==> branch garnet <==
// uart
module uart #(
    parameter DATA_WIDTH = 8,
    parameter FIFO_DEPTH = 16
) (
    input  logic        clk_i,        
    input  logic        rst_ni,       
    input  logic        stb_i,        
    input  logic [ 1:0] adr_i,        
    input  logic [ 3:0] byte_sel_i,   
    input  logic        we_i,         
    input  logic [31:0] dat_i,        
    output logic [31:0] dat_o,        
    input  logic        uart_rx_i,    
    output logic        uart_tx_o     
);
export LEC_CHECK = 0
export ABC_AREA = 1
export CAP_MARGIN = 25
export CORE_ASPECT_RATIO = 1.3
export CORE_MARGIN = 2
export CORE_UTILIZATION = 40
export CTS_CLUSTER_DIAMETER = 215
export MAX_ROUTING_LAYER = met4
export MIN_ROUTING_LAYER = met2
export PLACE_DENSITY_LB_ADDON = 0.07
export SETUP_SLACK_MARGIN = 0.77
export SLEW_MARGIN = 20
create_clock -name core_clock -period 4.57 [get_ports {clk_i}]
run.sh (not shown) runs the stock make flow with config.mk's settings and CLKGATE_MAP_FILE=.
==> branch zinc: changes against branch garnet <==
- CAP_MARGIN: 25 -> 20
- CORE_ASPECT_RATIO: 1.3 -> unset
- CORE_UTILIZATION: 40 -> 72
- CTS_CLUSTER_DIAMETER: 215 -> 37
- CTS_CLUSTER_SIZE: unset -> 14
- MAX_ROUTING_LAYER: met4 -> unset
- MIN_ROUTING_LAYER: met2 -> unset
- PLACE_DENSITY: unset -> 0.4
- PLACE_DENSITY_LB_ADDON: 0.07 -> unset
- SETUP_SLACK_MARGIN: 0.77 -> 0.64
==> flow/constraint.sdc (replaced) <==
create_clock -name core_clock -period 2.57 [get_ports {clk_i}]
set_input_delay 0.5140 -clock core_clock [delete_from_list [all_inputs] [get_ports {clk_i}]]
set_output_delay 0.5140 -clock core_clock [all_outputs]
set_load 0.01 [all_outputs]
==> branch harbor: changes against branch garnet <==
- ABC_AREA: 1 -> unset
- CAP_MARGIN: 25 -> 20
- CORE_ASPECT_RATIO: 1.3 -> unset
- CTS_CLUSTER_DIAMETER: 215 -> unset
- MAX_ROUTING_LAYER: met4 -> unset
- MIN_ROUTING_LAYER: met2 -> unset
- PLACE_DENSITY_LB_ADDON: 0.07 -> unset
- SETUP_SLACK_MARGIN: 0.77 -> unset
- SLEW_MARGIN: 20 -> 15
- TNS_END_PERCENT: unset -> 70
==> flow/constraint.sdc (replaced) <==
create_clock -name core_clock -period 10.0 [get_ports {clk_i}]
set_input_delay 2.0000 -clock core_clock [delete_from_list [all_inputs] [get_ports {clk_i}]]
set_output_delay 2.0000 -clock core_clock [all_outputs]
set_load 0.01 [all_outputs]
==> branch pepper: changes against branch garnet <==
- CAP_MARGIN: 25 -> 40
- CORE_ASPECT_RATIO: 1.3 -> unset
- CORE_UTILIZATION: 40 -> 72
- CTS_CLUSTER_DIAMETER: 215 -> unset
- CTS_CLUSTER_SIZE: unset -> 74
- MAX_ROUTING_LAYER: met4 -> unset
- MIN_ROUTING_LAYER: met2 -> unset
- PLACE_DENSITY: unset -> 0.38
- PLACE_DENSITY_LB_ADDON: 0.07 -> unset
- SETUP_SLACK_MARGIN: 0.77 -> 1.59
==> flow/constraint.sdc (replaced) <==
create_clock -name core_clock -period 5.3 [get_ports {clk_i}]
set_input_delay 1.0600 -clock core_clock [delete_from_list [all_inputs] [get_ports {clk_i}]]
set_output_delay 1.0600 -clock core_clock [all_outputs]
set_load 0.01 [all_outputs]
==> qor summary <==
	branch garnet	branch pepper	branch zinc	branch harbor
Count of vias placed by the detailed router	16,400	12,700	14,800	9,432
Storage element area	0.0109 mm^2	0.0109 mm^2	0.0109 mm^2	0.0109 mm^2
Worst hold slack	0.462 ns	0.468 ns	0.0158 ns	0.482 ns
Power in sequential cells	4.32 mW	3.70 mW	7.69 mW	1.95 mW
Power in the clock group	3.49 mW	2.66 mW	6.77 mW	1.57 mW
Worst R2R End	uart_rx_inst.rx_buffer.fifo_mem[6][2]	uart_rx_inst.rx_buffer.fifo_mem[8][0]	uart_rx_inst.rx_buffer.fifo_mem[3][5]	uart_tx_inst.tx_buffer.rdata[6]
WL met2	25,000 um	18,900 um	26,200 um	16,700 um
Terminating pin of the worst hold path	-	rdata[11]	-	uart_tx_inst.data_q[7]
Result of the run	no timing/DRC/antenna violations	no timing/DRC/antenna violations	no timing/DRC/antenna violations	no timing/DRC/antenna violations
Wirelength, routed	45,600 um	39,400 um	53,500 um	35,100 um
Beginning of the worst register-to-register path	baud_div_reg[3]	uart_rx_inst.rx_buffer.read_ptr[1]	uart_rx_inst.baud_counter[0]	baud_div_reg[0]
Number of antenna violations at the first check in global routing	0	0	0	1
# placed instances	2,256	2,001	2,068	1,721


==> run M <==
==> flow/design.v <==
module count_fifo #(   
    parameter DATA_WIDTH = 8,
    parameter FIFO_DEPTH = 4
) (
    input logic clk,
    input logic rst,
    input logic wr_en,
    input logic rd_en,
    input logic [DATA_WIDTH-1:0] wdata,
    output logic [DATA_WIDTH-1:0] rdata,
    output logic full,
    output logic empty
);
  localparam ADDR_WIDTH = $clog2(FIFO_DEPTH);
  logic [DATA_WIDTH-1:0] fifo_mem[FIFO_DEPTH];
  logic [ADDR_WIDTH-1:0] write_ptr, read_ptr;
  logic [ADDR_WIDTH:0] fifo_count;
  always_ff @(posedge clk) begin
    if (rst) begin
      write_ptr  <= 0;
      read_ptr   <= 0;
      fifo_count <= 0;
    end else begin
      case ({
        wr_en, rd_en
      })
        2'b10:   fifo_count <= fifo_count + 1;
        2'b01:   fifo_count <= fifo_count - 1;
        default: fifo_count <= fifo_count;
      endcase
      if (wr_en && !full) begin
        fifo_mem[write_ptr] <= wdata;
        write_ptr <= write_ptr + 1;
      end
      if (rd_en && !empty) begin
        rdata <= fifo_mem[read_ptr];
        read_ptr <= read_ptr + 1;
      end
    end
  end
  assign full  = (fifo_count == FIFO_DEPTH);
  assign empty = (fifo_count == 0);
endmodule
module le_fifo #(
    parameter DATA_WIDTH = 8,
    parameter FIFO_DEPTH = 4
) (
    input logic clk,
    input logic rst,
    input logic wr_en,
    input logic rd_en,
    input logic [DATA_WIDTH-1:0] wdata,
    output logic [DATA_WIDTH-1:0] rdata,
    output logic full,
    output logic empty
);
  localparam ADDR_WIDTH = $clog2(FIFO_DEPTH);
  logic [DATA_WIDTH-1:0] fifo_mem[FIFO_DEPTH];
  logic [ADDR_WIDTH-1:0] write_ptr, read_ptr;
  always_ff @(posedge clk) begin
    if (rst) begin
      write_ptr <= 0;
      read_ptr  <= 0;
    end else begin
      if (wr_en && !full) begin
        fifo_mem[write_ptr] <= wdata;
        write_ptr <= write_ptr + 1;
      end
      if (rd_en && !empty) begin
        rdata <= fifo_mem[read_ptr];
        read_ptr <= read_ptr + 1;
      end
    end
  end
  assign full  = ((write_ptr + 1'b1) == read_ptr);
  assign empty = (write_ptr == read_ptr);
endmodule
module wbit_fifo #(
    parameter DATA_WIDTH = 8,
    parameter FIFO_DEPTH = 4
) (
    input logic clk,
    input logic rst,
    input logic wr_en,
    input logic rd_en,
    input logic [DATA_WIDTH-1:0] wdata,
    output logic [DATA_WIDTH-1:0] rdata,
    output logic full,
    output logic empty
);
  localparam ADDR_WIDTH = $clog2(FIFO_DEPTH);
  logic [DATA_WIDTH-1:0] fifo_mem[FIFO_DEPTH];
  logic [ADDR_WIDTH:0] write_ptr, read_ptr;
  logic wrap_around;
  always_ff @(posedge clk) begin
    if (rst) begin
      write_ptr <= 0;
      read_ptr  <= 0;
    end else begin
      if (wr_en && !full) begin
        fifo_mem[write_ptr[ADDR_WIDTH-1:0]] <= wdata;
        write_ptr <= write_ptr + 1;
      end
      if (rd_en && !empty) begin
        rdata <= fifo_mem[read_ptr[ADDR_WIDTH-1:0]];
        read_ptr <= read_ptr + 1;
      end
    end
  end
  assign wrap_around = (write_ptr[ADDR_WIDTH] ^ read_ptr[ADDR_WIDTH]);
  assign full = wrap_around & (write_ptr[ADDR_WIDTH-1:0] == read_ptr[ADDR_WIDTH-1:0]);
  assign empty = (write_ptr == read_ptr);
endmodule
module uart_tx #(
    parameter DATA_WIDTH = 8,
    parameter FIFO_DEPTH = 16
) (
    input logic clk_i,
    input logic rst_ni,
    input logic [15:0] baud_div_i,
    input logic tx_we_i,      
    input logic tx_en_i,      
    input logic [DATA_WIDTH-1:0] din_i,  
    output logic empty_o,   
    output logic full_o,    
    output logic tx_bit_o   
);
  localparam COUNTER_WIDTH = $clog2(DATA_WIDTH);
  logic                     rd_en;   
  logic [   DATA_WIDTH-1:0] data;   
  logic [   DATA_WIDTH-1:0] data_q;   
  logic [COUNTER_WIDTH-1:0] bit_counter;   
  logic [             15:0] baud_counter;   
  typedef enum logic [1:0] {
    IDLE,            
    SENDING_START,   
    SENDING_DATA,    
    SENDING_STOP     
  } state_t;
  state_t state, next_state;
  wbit_fifo #(
      .DATA_WIDTH(DATA_WIDTH),
      .FIFO_DEPTH(FIFO_DEPTH)
  ) tx_buffer (
      .clk  (clk_i),
      .rst  (!rst_ni),
      .wr_en(tx_we_i),
      .rd_en(rd_en),
      .wdata(din_i),
      .rdata(data),
      .full (full_o),
      .empty(empty_o)
  );
  always_comb begin
    next_state = state;
    rd_en = 1'b0;   
    unique case (state)
      IDLE: begin
        if (tx_en_i && !empty_o) begin
          rd_en = 1'b1;
          next_state = SENDING_START;
        end
      end
      SENDING_START: begin
        if (baud_counter == baud_div_i - 1) begin
          next_state = SENDING_DATA;
        end
      end
      SENDING_DATA: begin
        if (baud_counter == baud_div_i - 1 && bit_counter == DATA_WIDTH - 1) begin
          next_state = SENDING_STOP;
        end
      end
      SENDING_STOP: begin
        if (baud_counter == baud_div_i - 1) begin
          if (tx_en_i && !empty_o) begin
            rd_en = 1'b1;
            next_state = SENDING_START;
          end else begin
            next_state = IDLE;
          end
        end
      end
    endcase
    case (state)
      IDLE:          tx_bit_o = 1'b1;
      SENDING_START: tx_bit_o = 1'b0;
      SENDING_DATA:  tx_bit_o = data_q[bit_counter];
      SENDING_STOP:  tx_bit_o = 1'b1;
      default:       tx_bit_o = 1'b1;
    endcase
  end
  always_ff @(posedge clk_i or negedge rst_ni) begin
    if (!rst_ni) begin
      state <= IDLE;
      baud_counter <= 0;
      bit_counter <= 0;
      data_q <= '1;
    end else begin
      state <= next_state;
      if (state == IDLE) begin
        baud_counter <= 0;
      end else if (baud_counter == baud_div_i - 1) begin
        baud_counter <= 0;
      end else begin
        baud_counter <= baud_counter + 1;
      end
      if (baud_counter == baud_div_i - 1) begin
        case (state)
          IDLE: begin
            bit_counter <= 0;
          end
          SENDING_START: begin
            bit_counter <= 0;
            data_q <= data;
          end
          SENDING_DATA: begin
            if (bit_counter < DATA_WIDTH - 1) begin
              bit_counter <= bit_counter + 1;
            end
          end
          SENDING_STOP: begin
            bit_counter <= 0;
          end
          default: ;
        endcase
      end
    end
  end
endmodule
module uart_rx #(
    parameter DATA_WIDTH = 8,
    parameter FIFO_DEPTH = 16
) (
    input logic        clk_i,        
    input logic        rst_ni,       
    input logic [15:0] baud_div_i,   
    input logic        rx_re_i,      
    input logic        rx_en_i,      
    input logic        rx_bit_i,     
    output logic [DATA_WIDTH-1:0] dout_o,   
    output logic                  full_o,   
    output logic                  empty_o   
);
  localparam COUNTER_WIDTH = $clog2(DATA_WIDTH + 1);
  logic [   DATA_WIDTH-1:0] rx_data_reg;   
  logic [COUNTER_WIDTH-1:0] bit_counter;   
  logic [             15:0] baud_counter;   
  typedef enum logic [1:0] {
    IDLE,   
    START_BIT,   
    DATA_BITS,   
    STOP_BIT   
  } state_t;
  state_t state, next_state;
  logic mid_tick;
  logic end_tick;
  logic rx_we;
  assign mid_tick = (baud_counter == (baud_div_i >> 1));
  assign end_tick = (baud_counter == baud_div_i);
  wbit_fifo #(
      .DATA_WIDTH(DATA_WIDTH),
      .FIFO_DEPTH(FIFO_DEPTH)
  ) rx_buffer (
      .clk  (clk_i),
      .rst  (!rst_ni),
      .wr_en(rx_we),
      .rd_en(rx_re_i),
      .wdata(rx_data_reg),
      .rdata(dout_o),
      .full (full_o),
      .empty(empty_o)
  );
  assign rx_we = (state == STOP_BIT) && end_tick;
  always_comb begin
    next_state = state;
    unique case (state)
      IDLE: begin
        if (rx_en_i && !rx_bit_i && !full_o) begin
          next_state = START_BIT;
        end
      end
      START_BIT: begin
        if (mid_tick) begin
          if (!rx_bit_i) begin
            next_state = DATA_BITS;
          end else begin
            next_state = IDLE;
          end
        end
      end
      DATA_BITS: begin
        if (mid_tick && bit_counter == DATA_WIDTH - 1) begin
          next_state = STOP_BIT;
        end
      end
      STOP_BIT: begin
        if (mid_tick) begin
          if (rx_bit_i == 1'b1) begin
            next_state = IDLE;
          end
        end
      end
    endcase
  end
  always_ff @(posedge clk_i or negedge rst_ni) begin
    if (!rst_ni) begin
      state    <= IDLE;
      baud_counter <= '0;
      bit_counter <= '0;
      rx_data_reg <= '0;
    end else begin
      state <= next_state;
      if (state == IDLE || end_tick) begin
        baud_counter <= '0;
      end else begin
        baud_counter <= baud_counter + 1'b1;
      end
      if (mid_tick) begin
        if (state == DATA_BITS) begin
          rx_data_reg[bit_counter] <= rx_bit_i;
          if (bit_counter < DATA_WIDTH - 1) begin
            bit_counter <= bit_counter + 1'b1;
          end
        end else if (state == START_BIT) begin
          bit_counter <= '0;
        end
      end
    end
  end
endmodule
module uart #(
    parameter DATA_WIDTH = 8,
    parameter FIFO_DEPTH = 16
) (
    input  logic        clk_i,        
    input  logic        rst_ni,       
    input  logic        stb_i,        
    input  logic [ 1:0] adr_i,        
    input  logic [ 3:0] byte_sel_i,   
    input  logic        we_i,         
    input  logic [31:0] dat_i,        
    output logic [31:0] dat_o,        
    input  logic        uart_rx_i,    
    output logic        uart_tx_o     
);
  logic                                                                                                               [          15:0] baud_div_reg;   
  logic                                                                                                                                tx_en_reg;   
  logic                                                                                                                                rx_en_reg;   
  logic                                                                                                                                tx_full_o;   
  logic                                                                                                                                tx_empty_o;   
  logic                                                                                                                                rx_full_o;   
  logic                                                                                                                                rx_empty_o;   
  logic                                                                                                                                rx_frame_error;   
  logic                                                                                                                                tx_we_o;   
  logic                                                                                                                                rx_re_o;   
  logic                                                                                                               [DATA_WIDTH-1:0] dout_o;   
  logic                                                                                                               [          31:0] rdata;
  logic                                                                                                                                rd_state;
  assign rx_frame_error = 1'b0;
  enum logic [1:0] {UART_BAUD_ADDR = 2'b00, UART_CTRL_ADDR = 2'b01, UART_STATUS_ADDR = 2'b10, UART_DATA_ADDR = 2'b11}                  uart_reg_e;
  uart_tx #(
      .DATA_WIDTH(DATA_WIDTH),
      .FIFO_DEPTH(FIFO_DEPTH)
  ) uart_tx_inst (
      .clk_i     (clk_i),
      .rst_ni    (rst_ni),
      .baud_div_i(baud_div_reg),
      .tx_we_i   (tx_we_o),
      .tx_en_i   (tx_en_reg),
      .din_i     (dat_i[DATA_WIDTH-1:0]),
      .full_o    (tx_full_o),
      .empty_o   (tx_empty_o),
      .tx_bit_o  (uart_tx_o)
  );
  uart_rx #(
      .DATA_WIDTH(DATA_WIDTH),
      .FIFO_DEPTH(FIFO_DEPTH)
  ) uart_rx_inst (
      .clk_i     (clk_i),
      .rst_ni    (rst_ni),
      .baud_div_i(baud_div_reg),
      .rx_re_i   (rx_re_o),
      .rx_en_i   (rx_en_reg),
      .dout_o    (dout_o),
      .full_o    (rx_full_o),
      .empty_o   (rx_empty_o),
      .rx_bit_i  (uart_rx_i)
  );
  always_ff @(posedge clk_i) begin
    if (!rst_ni) begin
      baud_div_reg <= 16'd0;
      tx_en_reg    <= 1'b0;
      rx_en_reg    <= 1'b0;
    end else if (stb_i && we_i) begin
      unique case (adr_i)
        UART_BAUD_ADDR: begin
          if (byte_sel_i[0] || byte_sel_i[1]) baud_div_reg <= dat_i[15:0];
        end
        UART_CTRL_ADDR: begin
          if (byte_sel_i[0]) begin
            tx_en_reg <= dat_i[0];
            rx_en_reg <= dat_i[1];
          end
        end
        default: ;   
      endcase
    end
  end
  always_comb begin
    tx_we_o = 1'b0;
    rx_re_o = 1'b0;
    if (stb_i) begin
      unique case (adr_i)
        UART_DATA_ADDR: begin
          if (we_i) begin
            tx_we_o = ~tx_full_o;
          end else begin
            rx_re_o = ~rx_empty_o;
          end
        end
        default: ;
      endcase
    end
  end
  always_ff @(posedge clk_i) begin
    if (!rst_ni) begin
      rdata <= '0;
      rd_state <= '0;
    end else begin
      rdata <= rdata;
      rd_state <= stb_i && adr_i == UART_DATA_ADDR && !we_i && !rx_empty_o;
      if (stb_i) begin
        unique case (adr_i)
          UART_BAUD_ADDR:   rdata <= {16'b0, baud_div_reg};
          UART_CTRL_ADDR:   rdata <= {29'b0, rx_en_reg, tx_en_reg};
          UART_STATUS_ADDR: rdata <= {27'b0, rx_frame_error, rx_empty_o, rx_full_o, tx_empty_o, tx_full_o};
          default:          rdata <= '0;
        endcase
      end
    end
  end
  assign dat_o = rd_state ? {{(32 - DATA_WIDTH) {1'b0}}, dout_o} : rdata;
endmodule
==> flow/run.sh <==
#!/bin/bash
# the make line also repeats each setting of config.mk as NAME=value (left out here)
make -C /OpenROAD-flow-scripts/flow DESIGN_CONFIG=/design/flow/config.mk WORK_HOME=/design/flow/orfs CLKGATE_MAP_FILE= finish
==> flow/config.mk <==
export PLATFORM = sky130hd
export DESIGN_NAME = uart
export DESIGN_NICKNAME = uart
export VERILOG_FILES = /design/flow/design.v
export SDC_FILE = /design/flow/constraint.sdc
export NUM_CORES = 4
export LEC_CHECK = 0
export ABC_AREA = 1
export CAP_MARGIN = 20
export CORE_MARGIN = 2
export CORE_UTILIZATION = 72
export CTS_CLUSTER_DIAMETER = 400
export CTS_CLUSTER_SIZE = 13
export GPL_ROUTABILITY_DRIVEN = 0
export PLACE_DENSITY_LB_ADDON = 0.07
export SETUP_SLACK_MARGIN = 0.29
export SLEW_MARGIN = 30
==> flow/constraint.sdc <==
create_clock -name core_clock -period 2.57 [get_ports {clk_i}]
set_input_delay 0.5140 -clock core_clock [delete_from_list [all_inputs] [get_ports {clk_i}]]
set_output_delay 0.5140 -clock core_clock [all_outputs]
set_load 0.01 [all_outputs]
==> run C: changes against run M <==
- CAP_MARGIN: 20 -> 0
- CTS_CLUSTER_DIAMETER: 400 -> 178
- CTS_CLUSTER_SIZE: 13 -> 15
- GPL_ROUTABILITY_DRIVEN: 0 -> not set
- MIN_ROUTING_LAYER: not set -> met1
- SLEW_MARGIN: 30 -> 20
==> run G: changes against run M <==
- CAP_MARGIN: 20 -> 0
- CTS_CLUSTER_DIAMETER: 400 -> 38
- CTS_CLUSTER_SIZE: 13 -> 100
- MIN_ROUTING_LAYER: not set -> met1
- SETUP_SLACK_MARGIN: 0.29 -> 0.76
- SLEW_MARGIN: 30 -> 20
==> results <==
In die size, run M and run G do not differ. Non-clock buffer count: run C < run M < run G. Sequential cell count is the same in run M and run G. Utilization: run C < run M < run G. The lowest combinational power belongs to run C, the highest to run G. In run G the clock power is larger than in run M, by about 50%. Run M completed without violations. Run C completed without violations. Run G produced a layout that fails on negative setup slack. Between run G and run C, the lower sequential share of layout area is in run G (gap 6.1 points). In run M the final area is lower than in run G, by about 10%.
No activity file was given, so power comes from the tool's default toggle rates.
